## IOTDF
module IOTDF( clk, rst, in_en, iot_in, fn_sel, busy, valid, iot_out);
For scale: roughly 5,600 cells after synthesis, about 870 flip-flops, about 49,000 sq um of cells after synthesis.
export LEC_CHECK = 0
export CAP_MARGIN = 5
export CELL_PAD_IN_SITES_DETAIL_PLACEMENT = 2
export CORE_MARGIN = 2
export CORE_UTILIZATION = 42
export SLEW_MARGIN = 20
export TNS_END_PERCENT = 10
create_clock -name core_clock -period 5.0 [get_ports {clk}]
run.sh (not shown) runs the stock make flow with config.mk's settings and CLKGATE_MAP_FILE=.
The baseline produced a layout that fails on capacitance limit, slew limit.
==> next run, changes <==
--- a/flow/config.mk
+++ b/flow/config.mk
@@ -8,2 +8 @@
-export CAP_MARGIN = 5
-export CELL_PAD_IN_SITES_DETAIL_PLACEMENT = 2
+export CAP_MARGIN = 20
@@ -11 +10 @@
-export CORE_UTILIZATION = 42
+export CORE_UTILIZATION = 40
@@ -13 +11,0 @@
-export TNS_END_PERCENT = 10
This time the run went through all stages and came out clean.
Cell count grows by 0.67%.
Routed wire length drops by 40%.
Count of clock-buffer cells in the layout drops by 17.
Via count is lower by 20%.
Global-route usage went down by 20 points.
Setup slack gets better by 0.44 ns.
Hold slack loses 0.011 ns.
Total power decreases by 11%.
Critical path depth goes up by 2.
==> next run, changes <==
--- a/flow/config.mk
+++ b/flow/config.mk
@@ -8 +8,3 @@
-export CAP_MARGIN = 20
+export CAP_MARGIN = 15
+export CELL_PAD_IN_SITES_DETAIL_PLACEMENT = 2
+export CORE_ASPECT_RATIO = 1.16
@@ -10,2 +12,7 @@
-export CORE_UTILIZATION = 40
-export SLEW_MARGIN = 20
+export CORE_UTILIZATION = 45
+export CTS_CLUSTER_DIAMETER = 369
+export CTS_CLUSTER_SIZE = 15
+export HOLD_SLACK_MARGIN = -0.06
+export SETUP_SLACK_MARGIN = -0.32
+export SLEW_MARGIN = 40
+export TNS_END_PERCENT = 95
=> The new run completed and failed the layout checks on capacitance limit, slew limit. Die area shrinks by 11%. Combinational power went up by 30%. Clock power drops by 25%. Hold slack improves by 0.0071 ns. Setup slack got worse by 0.80 ns. Sequential power went up by about 8%. Final cell count went down by 2.6%. Wire length rises by 68%.
==> next run, changes <==
--- a/flow/config.mk
+++ b/flow/config.mk
@@ -8 +8 @@
-export CAP_MARGIN = 15
+export CAP_MARGIN = 25
@@ -11 +11 @@
-export CORE_MARGIN = 2
+export CORE_MARGIN = 5
@@ -15 +14,0 @@
-export HOLD_SLACK_MARGIN = -0.06
Outcome: With this change the flow went through all stages and came out clean. Combinational power came out lower by a few percent. Die area came out higher by a few percent. Non-clock buffer count came out lower by 21. Wire length came out lower by a few percent. Final area came out lower slightly. Power came out lower by a few percent. Global-route usage came out lower by 3.5 points. Setup slack gains 0.22 ns.
==> next run, changes <==
==> flow/config.mk (replaced) <==
export PLATFORM = sky130hd
export DESIGN_NAME = IOTDF
export DESIGN_NICKNAME = IOTDF
export VERILOG_FILES = /design/flow/design.v
export SDC_FILE = /design/flow/constraint.sdc
export NUM_CORES = 4
export LEC_CHECK = 0
export CAP_MARGIN = 40
export CELL_PAD_IN_SITES_DETAIL_PLACEMENT = 1
export CELL_PAD_IN_SITES_GLOBAL_PLACEMENT = 3
export CORE_MARGIN = 2
export CORE_UTILIZATION = 67
export CTS_CLUSTER_DIAMETER = 292
export GPL_ROUTABILITY_DRIVEN = 0
export GPL_TIMING_DRIVEN = 1
export HOLD_SLACK_MARGIN = 0.09
export MAX_ROUTING_LAYER = met4
export PLACE_DENSITY_LB_ADDON = 0.26
export SLEW_MARGIN = 20
export TNS_END_PERCENT = 100
After rerunning:
- This time the run never finished: it broke off in global placement without I/O (3_1_place_gp_skip_io) with FLW-0024
- die size goes down by 35%
- area after synthesis is unchanged
- synthesized cell count does not change

IOTDF again, from the RTL that the note above started with.
clock: 3.43 ns
lec_check: 0
abc_area: 0
cap_margin: 20
core_margin: 2
core_utilization: 67
gpl_routability_driven: 1
max_routing_layer: met5
min_routing_layer: met1
place_density_lb_addon: 0.21
setup_slack_margin: 0.08
slew_margin: 20
tns_end_percent: 20
The baseline completed without violations.
==> next run, changes <==
- ABC_AREA: 0 -> 1
- CORE_UTILIZATION: 67 -> 58
- CTS_CLUSTER_SIZE: not set -> 73
- clock period: 3.43 -> 3.27 ns (I/O delays scaled with it)
Outcome: Routed wire length climbs by 15%. Utilization drops by 11 points. Non-clock buffer count drops by 98.

IOTDF again, from the RTL that the note above started with.
export LEC_CHECK = 0
export ABC_AREA = 1
export CAP_MARGIN = 20
export CORE_MARGIN = 2
export CORE_UTILIZATION = 58
export GPL_ROUTABILITY_DRIVEN = 1
export MAX_ROUTING_LAYER = met5
export MIN_ROUTING_LAYER = met1
export SETUP_SLACK_MARGIN = 0.08
export SLEW_MARGIN = 20
export TNS_END_PERCENT = 20
create_clock -name core_clock -period 2.08 [get_ports {clk}]
The starting point finished with negative setup slack left.
Then changed:
CORE_MARGIN = 4   (was 2)
CORE_UTILIZATION = 25   (was 58)
GPL_ROUTABILITY_DRIVEN = 0   (was 1)
PLACE_DENSITY_LB_ADDON = 0.21   (was default)
clock period = 3.71 ns   (was 2.08 ns; I/O delays follow)
What happened: The changed run finished with timing, DRC and antenna clean. Total power goes down by 53%. Core utilization goes down by 48 points. Wire length goes up by 1.7%. Synthesized area stays the same. Sequential power goes down by 44%. Global-route usage goes down by 26 points. Fmax goes down by 20%. Count of clock-buffer cells in the layout goes up by 3. Die size goes up by 130%. Final area goes down by 12%. Hold slack gains 0.14 ns.
Then changed:
ABC_AREA = 0   (was 1)
CAP_MARGIN = 35   (was 20)
GPL_ROUTABILITY_DRIVEN = 1   (was 0)
PLACE_DENSITY_LB_ADDON = 0.09   (was 0.21)
SETUP_SLACK_MARGIN = default   (was 0.08)
Area after synthesis shrinks by 3.0%.
Global-route usage shrinks by 0.14 points.
Via count shrinks by about 14%.
Critical path depth shrinks by 2.

run 1:
IOTDF again, from the RTL that the note above started with.
Settings: LEC_CHECK=0, ABC_AREA=1, CAP_MARGIN=20, CORE_MARGIN=2, CORE_UTILIZATION=72, PLACE_DENSITY_LB_ADDON=0.02, SLEW_MARGIN=20; clock period 3.93 ns.
Run 1 did not stop at any stage, and its layout met the timing, design-rule and antenna checks.
The following lists how run 2 was set up differently from run 1:
diff --git a/flow/config.mk b/flow/config.mk
--- a/flow/config.mk
+++ b/flow/config.mk
@@ -8 +7,0 @@
-export ABC_AREA = 1
@@ -11,2 +10 @@
-export CORE_UTILIZATION = 72
-export PLACE_DENSITY_LB_ADDON = 0.02
+export CORE_UTILIZATION = 9
==> flow/constraint.sdc <==
create_clock -name core_clock -period 6.84 [get_ports {clk}]
set_input_delay 1.3680 -clock core_clock [delete_from_list [all_inputs] [get_ports {clk}]]
set_output_delay 1.3680 -clock core_clock [all_outputs]
set_load 0.01 [all_outputs]
[summary]
In the tables for run 1 and run 2, sequential cell area fraction in the yosys report reads higher with run 2.
Changes observed in run 2 relative to run 1: number of inverters outside the clock class in the layout now sits lower; multi-input logic area now sits lower.
[inputs] run 3 vs run 2
diff --git a/flow/config.mk b/flow/config.mk
--- a/flow/config.mk
+++ b/flow/config.mk
@@ -10 +10 @@
-export CORE_UTILIZATION = 9
+export CORE_UTILIZATION = 40
==> flow/constraint.sdc <==
create_clock -name core_clock -period 3.74 [get_ports {clk}]
set_input_delay 0.7480 -clock core_clock [delete_from_list [all_inputs] [get_ports {clk}]]
set_output_delay 0.7480 -clock core_clock [all_outputs]
set_load 0.01 [all_outputs]
[summary]
Run 3 did not stop at any stage, and its layout met the timing, design-rule and antenna checks. [compare] base=run 2 new=run 3: fill cell total of the finished layout has decreased, pin count of the biggest net entering global routing has decreased, placer congestion estimate has increased, number of library cell types mapped by synthesis has remained practically unchanged.
--- input diff run 3..run 4 ---
diff --git a/flow/config.mk b/flow/config.mk
--- a/flow/config.mk
+++ b/flow/config.mk
@@ -10 +10 @@
-export CORE_UTILIZATION = 40
+export CORE_UTILIZATION = 58
==> flow/constraint.sdc <==
create_clock -name core_clock -period 2.57 [get_ports {clk}]
set_input_delay 0.5140 -clock core_clock [delete_from_list [all_inputs] [get_ports {clk}]]
set_output_delay 0.5140 -clock core_clock [all_outputs]
set_load 0.01 [all_outputs]
[summary]
From the logs: run 4 reached the end of the flow and failed the layout checks with setup timing. ~same wire length in run 3 and run 4. Sort run 3 and run 4 by detail-routed via count per cell, ascending, and run 3 comes first. Between run 3 and run 4, power in the clock group increased. Portion of total power attributed to combinational logic was higher in run 4 than in run 3. Looking at layer with the highest usage, the met2 result is from run 4; the met1 one comes from run 3. From run 3 to run 4 the numbers moved as follows: worst slew margin relative to its limit rose by 31 points; number of nets at the end of the flow rose by 8.0%; clock-cell share of area stayed essentially flat; number of cell rows fell by 16%. Going from run 3 to run 4, worst setup slack shrinks by 660 ps. The lower flip-flop and latch share of the layout cell area of run 3 and run 4 is in run 4.
Edits applied to the flow inputs when going from run 4 to run 5:
diff --git a/flow/config.mk b/flow/config.mk
--- a/flow/config.mk
+++ b/flow/config.mk
@@ -10 +10 @@
-export CORE_UTILIZATION = 58
+export CORE_UTILIZATION = 64
==> flow/constraint.sdc <==
create_clock -name core_clock -period 3.74 [get_ports {clk}]
set_input_delay 0.7480 -clock core_clock [delete_from_list [all_inputs] [get_ports {clk}]]
set_output_delay 0.7480 -clock core_clock [all_outputs]
set_load 0.01 [all_outputs]
[summary]
Run 5 closes out successfully: all stages finished, all timing, DRC and antenna checks passed.
Run 5 reports a lower number of cells traversed by the worst register-to-register path than run 4 does.
Run 5: layout buffer count excluding clock buffers about 60% below run 4
When run 5 is set beside run 4, its worst-case setup margin in the final layout turns out to be 700 ps larger.
Of run 4 and run 5, run 5 shows the lower power, with run 4 above it.
Here is what was changed in the inputs of run 6 compared with run 5.
diff --git a/flow/config.mk b/flow/config.mk
--- a/flow/config.mk
+++ b/flow/config.mk
@@ -8 +8 @@
-export CAP_MARGIN = 20
+export CAP_MARGIN = 15
@@ -10 +10 @@
-export CORE_UTILIZATION = 64
+export CORE_UTILIZATION = 45
==> flow/constraint.sdc <==
create_clock -name core_clock -period 5.0 [get_ports {clk}]
set_input_delay 1.0000 -clock core_clock [delete_from_list [all_inputs] [get_ports {clk}]]
set_output_delay 1.0000 -clock core_clock [all_outputs]
set_load 0.01 [all_outputs]
Looking only at cell leakage power, and setting everything else aside, the lower value of run 5 and run 6 goes to run 6. Run 6 reports its worst min-delay path class as reg2reg while run 5 reports in2async. Run 5 has a higher final total power than run 6. Diff run 5 and run 6: clock skew higher in run 5. The via count reported for run 6 is lower than the one for run 5. Run 6 vs run 5, instance count: run 6 higher. Compared with run 5, in run 6 wire length climbed about 3%, utilization dropped 22 points.
Power figures rest on the tool's default switching activity, not on a simulated workload.
